==> v2: inputs <==
// DWT
module DWT(clk, inp1,inp2,inp3,inp4,inp5,inp6,inp7,inp8, outp1,outp2,outp3,outp4,outp5,outp6,outp7,outp8,dwt_valid);
clock: 2.29 ns
lec_check: 0
cap_margin: 20
core_margin: 2
core_utilization: 72
cts_cluster_size: 39
setup_slack_margin: 0.68
slew_margin: 20
run.sh (not shown) runs the stock make flow with config.mk's settings and CLKGATE_MAP_FILE=.
==> v19: changes against v2 <==
- CORE_UTILIZATION: 72 -> 64
- CTS_CLUSTER_SIZE: 39 -> unset
- MAX_ROUTING_LAYER: unset -> met4
- PLACE_DENSITY: unset -> 0.57
- SETUP_SLACK_MARGIN: 0.68 -> unset
- SLEW_MARGIN: 20 -> 10
- TNS_END_PERCENT: unset -> 5
==> flow/constraint.sdc (replaced) <==
create_clock -name core_clock -period 5.08 [get_ports {clk}]
set_input_delay 1.0160 -clock core_clock [delete_from_list [all_inputs] [get_ports {clk}]]
set_output_delay 1.0160 -clock core_clock [all_outputs]
set_load 0.01 [all_outputs]
==> v22: changes against v2 <==
- CORE_UTILIZATION: 72 -> 67
- CTS_CLUSTER_SIZE: 39 -> unset
- SETUP_SLACK_MARGIN: 0.68 -> unset
==> flow/constraint.sdc (replaced) <==
create_clock -name core_clock -period 2.78 [get_ports {clk}]
set_input_delay 0.5560 -clock core_clock [delete_from_list [all_inputs] [get_ports {clk}]]
set_output_delay 0.5560 -clock core_clock [all_outputs]
set_load 0.01 [all_outputs]
==> v17: changes against v2 <==
- CAP_MARGIN: 20 -> 15
- CELL_PAD_IN_SITES_DETAIL_PLACEMENT: unset -> 1
- CORE_UTILIZATION: 72 -> 26
- CTS_CLUSTER_SIZE: 39 -> unset
- GPL_ROUTABILITY_DRIVEN: unset -> 1
- MAX_ROUTING_LAYER: unset -> met5
- PLACE_DENSITY_LB_ADDON: unset -> 0.29
- SETUP_SLACK_MARGIN: 0.68 -> -0.11
==> flow/constraint.sdc (replaced) <==
create_clock -name core_clock -period 2.03 [get_ports {clk}]
set_input_delay 0.4060 -clock core_clock [delete_from_list [all_inputs] [get_ports {clk}]]
set_output_delay 0.4060 -clock core_clock [all_outputs]
set_load 0.01 [all_outputs]
==> qor summary <==
| item | v22 | v17 | v2 | v19 |
|---|---|---|---|---|
| Status | complete, no violations | failed layout checks | did not finish | complete, no violations |
| Last stage reached | - | - | clock tree synthesis (4_1_cts) | - |
| Layout check failures | - | negative setup slack | - | - |
| Delay of the slowest critical-path stage | 0.44 ns | 0.35 ns | - | 0.70 ns |
| Worst min-delay path endpoint | name[0].u0.pix_out[35]$_DFF_P_ | name[1].u0.pix_out[33]$_DFF_P_ | - | x2.pixelcol_out2[21]$_DFF_P_ |
| Synthesis-to-layout area growth | 24.79% | 44.47% | - | 22.06% |
| Total Nets Final | 11115 | 12291 | - | 10771 |
| Clock buffer count | 244 | 265 | - | 232 |
| # fillers | 6861 | 35491 | - | 8179 |
| Clock root buffer master | sky130_fd_sc_hd__clkbuf_16 | sky130_fd_sc_hd__clkbuf_16 | - | sky130_fd_sc_hd__clkbuf_16 |
| Clk tree area frac | 0.06098 | 0.06109 | - | 0.06537 |
| Worst Path Max Fanout | 3 | 2 | - | 1 |
| Detailed-router iteration count before antenna repair | 6 | 5 | - | 6 |
| MI comb cells | 4930 | 4930 | - | 4930 |
| Pin count of the biggest net entering global routing | 17 | 17 | - | 18 |
| Placed cell count | 10924 | 14592 | 11214 | 10616 |
| Sequential cell power | 42.9 mW | 59.4 mW | - | 23.7 mW |
| Inverters | 1160 | 1160 | - | 1160 |
| Setup WS pre-CTS | -0.3501 ns | -0.9338 ns | -0.7861 ns | 1.356 ns |

* * *

==> inputs of zinc <==
==> flow/design.v <==
module avg(input clk, input [7:0]p1, input [7:0]p2, output reg [7:0]pout);
wire [7:0] outp;
assign outp = {1'b0 , p1[7:1]} + {1'b0 , p2[7:1]};
always@(posedge clk)
begin
	pout <= outp;
end 
endmodule
module subtract(input clk, input [7:0]p1, input [7:0]p2, output reg [7:0]pout);
wire [8:0] diff = {1'b0, p1} - {1'b0, p2};
wire [7:0] mag = diff[8] ? (8'd0 - diff[7:0]) : diff[7:0];
always@(posedge clk)
begin
	pout <= mag/2;
end 
endmodule
module wavelet_1d (clk ,pixel ,pix_out);
input clk ;
input [63:0] pixel ;
output reg [63:0] pix_out;
wire [63:0]pix_out_inter;
wire [63:0] out_illusion ;
genvar i;
	generate 
		for(i=0;i<4;i=i+1) 
		begin : name
			avg u0 (clk,pixel[16*i+7:16*i], pixel[16*i+15:16*i+8],out_illusion[8*i+7:8*i]);
			subtract u1 (clk,pixel[16*i+7:16*i], pixel[16*i+15:16*i+8],out_illusion[8*i+39:8*i+32]);
		end
	endgenerate 
	assign pix_out_inter = {out_illusion[31:0],out_illusion[63:32]};
always@(posedge clk)
	begin
		pix_out <= pix_out_inter;
	end
endmodule
module wavelet_2d (clk ,pixel_out1, pixel_out2 ,pixelcol_out1,pixelcol_out2,dwt_valid);
input clk ;
input [63:0] pixel_out1, pixel_out2 ;
output reg [63:0] pixelcol_out1,pixelcol_out2;
output reg dwt_valid;
wire [63:0]pixelcol1_inter,pixelcol2_inter;
wire [63:0] out_illusion20 ;
wire [63:0] out_illusion21;
genvar j;
	generate 
		for(j=0;j<8;j=j+1) 
		begin : name
			avg u0 (clk,pixel_out1[8*j+7:8*j], pixel_out2[8*j+7:8*j],out_illusion20[8*j+7:8*j]);
			subtract u1 (clk,pixel_out2[8*j+7:8*j], pixel_out1[8*j+7:8*j], out_illusion21[8*j+7:8*j]);
		end
	endgenerate 
	assign pixelcol1_inter = out_illusion20;
	assign pixelcol2_inter = out_illusion21;
always@(posedge clk)
	begin
		pixelcol_out1 <= pixelcol1_inter;
		pixelcol_out2 <= pixelcol2_inter;
	   dwt_valid <= 1'b1;
	end
endmodule
module DWT(clk, inp1,inp2,inp3,inp4,inp5,inp6,inp7,inp8, outp1,outp2,outp3,outp4,outp5,outp6,outp7,outp8,dwt_valid);
input clk;
input [63:0]inp1,inp2,inp3,inp4,inp5,inp6,inp7,inp8;
output [63:0] outp1,outp2,outp3,outp4,outp5,outp6,outp7,outp8;
output dwt_valid;
wire [63:0] inp_1d [7:0];
wire [63:0] out_1d [7:0];
wire dwt_valid1, dwt_valid2, dwt_valid3, dwt_valid4;
assign inp_1d [0] = inp1;
assign inp_1d [1] = inp2;
assign inp_1d [2] = inp3;
assign inp_1d [3] = inp4;
assign inp_1d [4] = inp5;
assign inp_1d [5] = inp6;
assign inp_1d [6] = inp7;
assign inp_1d [7] = inp8;
genvar j;
	generate 
		for(j=0;j<8;j=j+1) 
		begin : name
			wavelet_1d u0(clk,inp_1d[j],out_1d[j]);
		end
	endgenerate 
wavelet_2d x1 (clk, out_1d[0],out_1d[1],outp1,outp5,dwt_valid1);
wavelet_2d x2 (clk, out_1d[2],out_1d[3],outp2,outp6,dwt_valid2);
wavelet_2d x3 (clk, out_1d[4],out_1d[5],outp3,outp7,dwt_valid3);
wavelet_2d x4 (clk, out_1d[6],out_1d[7],outp4,outp8,dwt_valid4);
assign dwt_valid = dwt_valid1 && dwt_valid2 && dwt_valid3 && dwt_valid4;
endmodule
==> flow/run.sh <==
#!/bin/bash
# the make line also repeats each setting of config.mk as NAME=value (left out here)
make -C /OpenROAD-flow-scripts/flow DESIGN_CONFIG=/design/flow/config.mk WORK_HOME=/design/flow/orfs CLKGATE_MAP_FILE= finish
==> flow/config.mk <==
export PLATFORM = sky130hd
export DESIGN_NAME = DWT
export DESIGN_NICKNAME = DWT
export VERILOG_FILES = /design/flow/design.v
export SDC_FILE = /design/flow/constraint.sdc
export NUM_CORES = 4
export LEC_CHECK = 0
export CAP_MARGIN = 20
export CORE_MARGIN = 2
export CORE_UTILIZATION = 70
export CTS_CLUSTER_SIZE = 14
export SETUP_SLACK_MARGIN = 0.13
export SLEW_MARGIN = 10
==> flow/constraint.sdc <==
create_clock -name core_clock -period 2.47 [get_ports {clk}]
set_input_delay 0.4940 -clock core_clock [delete_from_list [all_inputs] [get_ports {clk}]]
set_output_delay 0.4940 -clock core_clock [all_outputs]
set_load 0.01 [all_outputs]
==> inputs of quartz, as changes to zinc <==
Settings changed: CORE_UTILIZATION 70 to 67, CTS_CLUSTER_SIZE 14 to 37, HOLD_SLACK_MARGIN from default to 0.27, SETUP_SLACK_MARGIN 0.13 to 0.59, SLEW_MARGIN 10 to 20.
==> flow/constraint.sdc (replaced) <==
create_clock -name core_clock -period 2.22 [get_ports {clk}]
set_input_delay 0.4440 -clock core_clock [delete_from_list [all_inputs] [get_ports {clk}]]
set_output_delay 0.4440 -clock core_clock [all_outputs]
set_load 0.01 [all_outputs]
==> results <==
item	quartz	zinc
Area of the core region	122000 µm²	118000 µm²
Placed Instance Area	102000 µm²	99500 µm²
Cts repair resizes	1823	84
Horiz. Die Dim	355 µm	347 µm
Total clock buffers created by CTS	178	180
Vertical extent of the die	355 µm	347 µm
Status	aborted with a tool error	finished with violations
Stage where the flow stopped	global routing (5_1_grt)	-
Reasons for failing layout checks	-	negative setup slack
Number of buffers inserted for hold repair after clock tree synthesis	5	0
Place WS	-0.812 ns	-0.599 ns
Final GP Congestion	0.975	0.964
Die area	126000 µm²	121000 µm²
HPWL after detailed placement	186000 µm	181000 µm
Post-CTS setup repair buffer count	102	13
Number of placed instances with taps included	11.5k	11.2k
FP Rows	128	126
Floorplan utilization	67.7%	70.2%

* * *

==> tundra: inputs <==
Starts from the design.v that is shown in full above.
clock: 2.78 ns
lec_check: 0
cap_margin: 20
core_margin: 2
core_utilization: 40
slew_margin: 20
==> violet (differences from tundra) <==
- CORE_UTILIZATION: 40 -> 70
- CTS_CLUSTER_SIZE: default -> 37
- SETUP_SLACK_MARGIN: default -> 0.68
==> flow/constraint.sdc (replaced) <==
create_clock -name core_clock -period 2.29 [get_ports {clk}]
set_input_delay 0.4580 -clock core_clock [delete_from_list [all_inputs] [get_ports {clk}]]
set_output_delay 0.4580 -clock core_clock [all_outputs]
set_load 0.01 [all_outputs]
==> harbor (differences from tundra) <==
- CORE_UTILIZATION: 40 -> 72
- CTS_CLUSTER_SIZE: default -> 36
- SETUP_SLACK_MARGIN: default -> 0.68
==> flow/constraint.sdc (replaced) <==
create_clock -name core_clock -period 2.29 [get_ports {clk}]
set_input_delay 0.4580 -clock core_clock [delete_from_list [all_inputs] [get_ports {clk}]]
set_output_delay 0.4580 -clock core_clock [all_outputs]
set_load 0.01 [all_outputs]
==> comparison table <==
|  | violet | harbor | tundra |
|---|---|---|---|
| Clock sink count | 1888 | - | 1888 |
| Maximum number of buffers from clock root to sink | 3 | - | 3 |
| Placeable core area | 118000 um^2 | 114000 um^2 | 205000 um^2 |
| Run status | aborted with a tool error | aborted with a tool error | timing/DRC/antenna clean |
| Stage where the flow stopped | global routing (5_1_grt) | clock tree synthesis (4_1_cts) | - |
| Worst slack at placement | -0.751 ns | -0.786 ns | -0.410 ns |
| Number of buffers added by the clock tree synthesis step | 178 | - | 190 |
| Number of setup buffers added after CTS | 41 | - | 0 |
| Die height | 347 um | 343 um | 458 um |
| Detail Placement HPWL | 193 mm | 193 mm | 172 mm |
| FP Core Util | 0.702 | 0.724 | 0.403 |
| Routability congestion estimate | 1.02 | 0.977 | 0.931 |
| Area post-placement | 103000 um^2 | 102000 um^2 | 98500 um^2 |
| CTS Root Cell | clkbuf_16 | - | clkbuf_16 |
| Cts-stage hold buffer count | 0 | - | 0 |
| Chip Width | 347 um | 343 um | 458 um |
| Number of gates given a new drive strength after cts | 1057 | - | 0 |
| Die area | 121000 um^2 | 117000 um^2 | 210000 um^2 |
| Htree depth | 4 | - | 4 |
| Number of placed cells counting well taps | 11300 | 11200 | 12100 |
| Standard-cell row count | 126 | 124 | 166 |
| Async S/R FF share, synth | 0 | 0 | 0 |

* * *

==> lagoon: inputs <==
Starts from the design.v that is shown in full above.
==> flow/config.mk <==
export PLATFORM = sky130hd
export DESIGN_NAME = DWT
export DESIGN_NICKNAME = DWT
export VERILOG_FILES = /design/flow/design.v
export SDC_FILE = /design/flow/constraint.sdc
export NUM_CORES = 4
export LEC_CHECK = 0
export CAP_MARGIN = 20
export CORE_MARGIN = 2
export CORE_UTILIZATION = 70
export CTS_CLUSTER_SIZE = 37
export HOLD_SLACK_MARGIN = 0.27
export SLEW_MARGIN = 20
==> flow/constraint.sdc <==
create_clock -name core_clock -period 2.43 [get_ports {clk}]
set_input_delay 0.4860 -clock core_clock [delete_from_list [all_inputs] [get_ports {clk}]]
set_output_delay 0.4860 -clock core_clock [all_outputs]
set_load 0.01 [all_outputs]
==> cedar (differences from lagoon) <==
--- a/flow/config.mk
+++ b/flow/config.mk
@@ -7,7 +7,5 @@
 export LEC_CHECK = 0
 export CAP_MARGIN = 20
 export CORE_MARGIN = 2
-export CORE_UTILIZATION = 70
-export CTS_CLUSTER_SIZE = 37
-export HOLD_SLACK_MARGIN = 0.27
+export CORE_UTILIZATION = 40
 export SLEW_MARGIN = 20
==> flow/constraint.sdc (replaced) <==
create_clock -name core_clock -period 4.5 [get_ports {clk}]
set_input_delay 0.9000 -clock core_clock [delete_from_list [all_inputs] [get_ports {clk}]]
set_output_delay 0.9000 -clock core_clock [all_outputs]
set_load 0.01 [all_outputs]
==> nickel (differences from lagoon) <==
--- a/flow/config.mk
+++ b/flow/config.mk
@@ -7,7 +7,9 @@
 export LEC_CHECK = 0
 export CAP_MARGIN = 20
 export CORE_MARGIN = 2
-export CORE_UTILIZATION = 70
-export CTS_CLUSTER_SIZE = 37
-export HOLD_SLACK_MARGIN = 0.27
-export SLEW_MARGIN = 20
+export CORE_UTILIZATION = 66
+export MAX_ROUTING_LAYER = met4
+export PLACE_DENSITY = 0.57
+export SETUP_SLACK_MARGIN = 1.32
+export SLEW_MARGIN = 10
+export TNS_END_PERCENT = 5
==> flow/constraint.sdc (replaced) <==
create_clock -name core_clock -period 5.08 [get_ports {clk}]
set_input_delay 1.0160 -clock core_clock [delete_from_list [all_inputs] [get_ports {clk}]]
set_output_delay 1.0160 -clock core_clock [all_outputs]
set_load 0.01 [all_outputs]
==> delta (differences from lagoon) <==
--- a/flow/config.mk
+++ b/flow/config.mk
@@ -7,7 +7,6 @@
 export LEC_CHECK = 0
 export CAP_MARGIN = 20
 export CORE_MARGIN = 2
-export CORE_UTILIZATION = 70
-export CTS_CLUSTER_SIZE = 37
-export HOLD_SLACK_MARGIN = 0.27
-export SLEW_MARGIN = 20
+export CORE_UTILIZATION = 63
+export PLACE_DENSITY = 0.57
+export SLEW_MARGIN = 10
==> flow/constraint.sdc (replaced) <==
create_clock -name core_clock -period 1.54 [get_ports {clk}]
set_input_delay 0.3080 -clock core_clock [delete_from_list [all_inputs] [get_ports {clk}]]
set_output_delay 0.3080 -clock core_clock [all_outputs]
set_load 0.01 [all_outputs]
==> comparison <==
nickel completed with no timing, DRC or antenna violations. lagoon completed and failed the layout checks on negative setup slack. delta failed in global routing (5_1_grt), error DPL-0038. cedar finished clean. Of cedar and nickel, cedar has the higher power (gap about 13%, measured against nickel). Between nickel and cedar, the lower count of clock-buffer cells in the layout is in cedar (gap 7). Sequential cell count is the same in lagoon and cedar. Worst setup slack, highest first: nickel, cedar, lagoon.

* * *

==> wip/ember <==
// DWT: RTL as listed in full above, without the edits since
clock: 4.14 ns
lec_check: 0
cap_margin: 20
core_margin: 6
core_utilization: 63
max_routing_layer: met4
place_density: 0.57
slew_margin: 10
==> wip/fjord: changes against wip/ember <==
Settings changed: CAP_MARGIN 20 to 15, CORE_MARGIN 6 to 2, CORE_UTILIZATION 63 to 72, CTS_CLUSTER_DIAMETER set to 351, CTS_CLUSTER_SIZE set to 100, MAX_ROUTING_LAYER met4 to unset, PLACE_DENSITY 0.57 to unset, PLACE_DENSITY_LB_ADDON set to 0.01, SLEW_MARGIN 10 to 20, TNS_END_PERCENT set to 15.
==> flow/constraint.sdc (replaced) <==
create_clock -name core_clock -period 1.71 [get_ports {clk}]
set_input_delay 0.3420 -clock core_clock [delete_from_list [all_inputs] [get_ports {clk}]]
set_output_delay 0.3420 -clock core_clock [all_outputs]
set_load 0.01 [all_outputs]
==> wip/zinc: changes against wip/ember <==
Settings changed: ABC_AREA set to 1, CORE_ASPECT_RATIO set to 1.32, CORE_MARGIN 6 to 2, CORE_UTILIZATION 63 to 69, MAX_ROUTING_LAYER met4 to unset, PLACE_DENSITY 0.57 to unset, SETUP_SLACK_MARGIN set to -0.13, SLEW_MARGIN 10 to 20.
==> flow/constraint.sdc (replaced) <==
create_clock -name core_clock -period 2.44 [get_ports {clk}]
set_input_delay 0.4880 -clock core_clock [delete_from_list [all_inputs] [get_ports {clk}]]
set_output_delay 0.4880 -clock core_clock [all_outputs]
set_load 0.01 [all_outputs]
==> summary of the runs <==
wip/zinc reached the layout checks and failed them: setup timing. wip/ember went through all stages and came out clean. wip/fjord aborted during clock tree synthesis (4_1_cts) (DPL-0033).
Of wip/zinc and wip/ember, wip/zinc has the higher first-iteration DRC count (gap about 90%, measured against wip/ember).
In wip/ember the via count is smaller than in wip/zinc, by 27%.
Clock skew: wip/zinc is higher than wip/ember (0.014 ns).
Between wip/zinc and wip/ember, the lower clock power is in wip/ember (gap 60%, measured against wip/ember).
Between wip/ember and wip/zinc, the lower setup slack is in wip/zinc (gap 1.4 ns).
Die area: wip/ember > wip/zinc > wip/fjord.
==> figures <==
Met1 wire length: wip/ember 82,700 um; wip/fjord -; wip/zinc 89,400 um
Worst path depth: wip/ember 1; wip/fjord -; wip/zinc 1
CP endpoint kind: wip/ember output port; wip/fjord -; wip/zinc output port
Total half-perimeter wirelength after legalization and detailed placement: wip/ember 173,000 um; wip/fjord 229,000 um; wip/zinc 207,000 um
TritonCTS clock tree: wip/ember built; wip/fjord -; wip/zinc built
Outcome: wip/ember timing/DRC/antenna clean; wip/fjord did not finish; wip/zinc complete, but fails checks
Last stage reached: wip/ember -; wip/fjord clock tree synthesis (4_1_cts); wip/zinc -
Reasons for failing layout checks: wip/ember -; wip/fjord -; wip/zinc setup timing
Final Worst Setup Slack: wip/ember 1.31 ns; wip/fjord -; wip/zinc -0.0486 ns
Maximum number of pins on one net before global-route repair: wip/ember 18; wip/fjord -; wip/zinc 17
Area share of xor/xnor cells in the synthesized design: wip/ember 10.3%; wip/fjord 10.3%; wip/zinc 5.92%
Yosys stat cell total: wip/ember 8,029; wip/fjord 8,029; wip/zinc 10,900
Global routing met2 resource utilization: wip/ember 51.0%; wip/fjord -; wip/zinc 70.0%
Number of setup violations in the final report: wip/ember 0; wip/fjord -; wip/zinc 6
First-pass detailed-route iteration total: wip/ember 5; wip/fjord -; wip/zinc 8
Sequential power share: wip/ember 37.5%; wip/fjord -; wip/zinc 37.2%
No activity file was given, so power comes from the tool's default toggle rates.
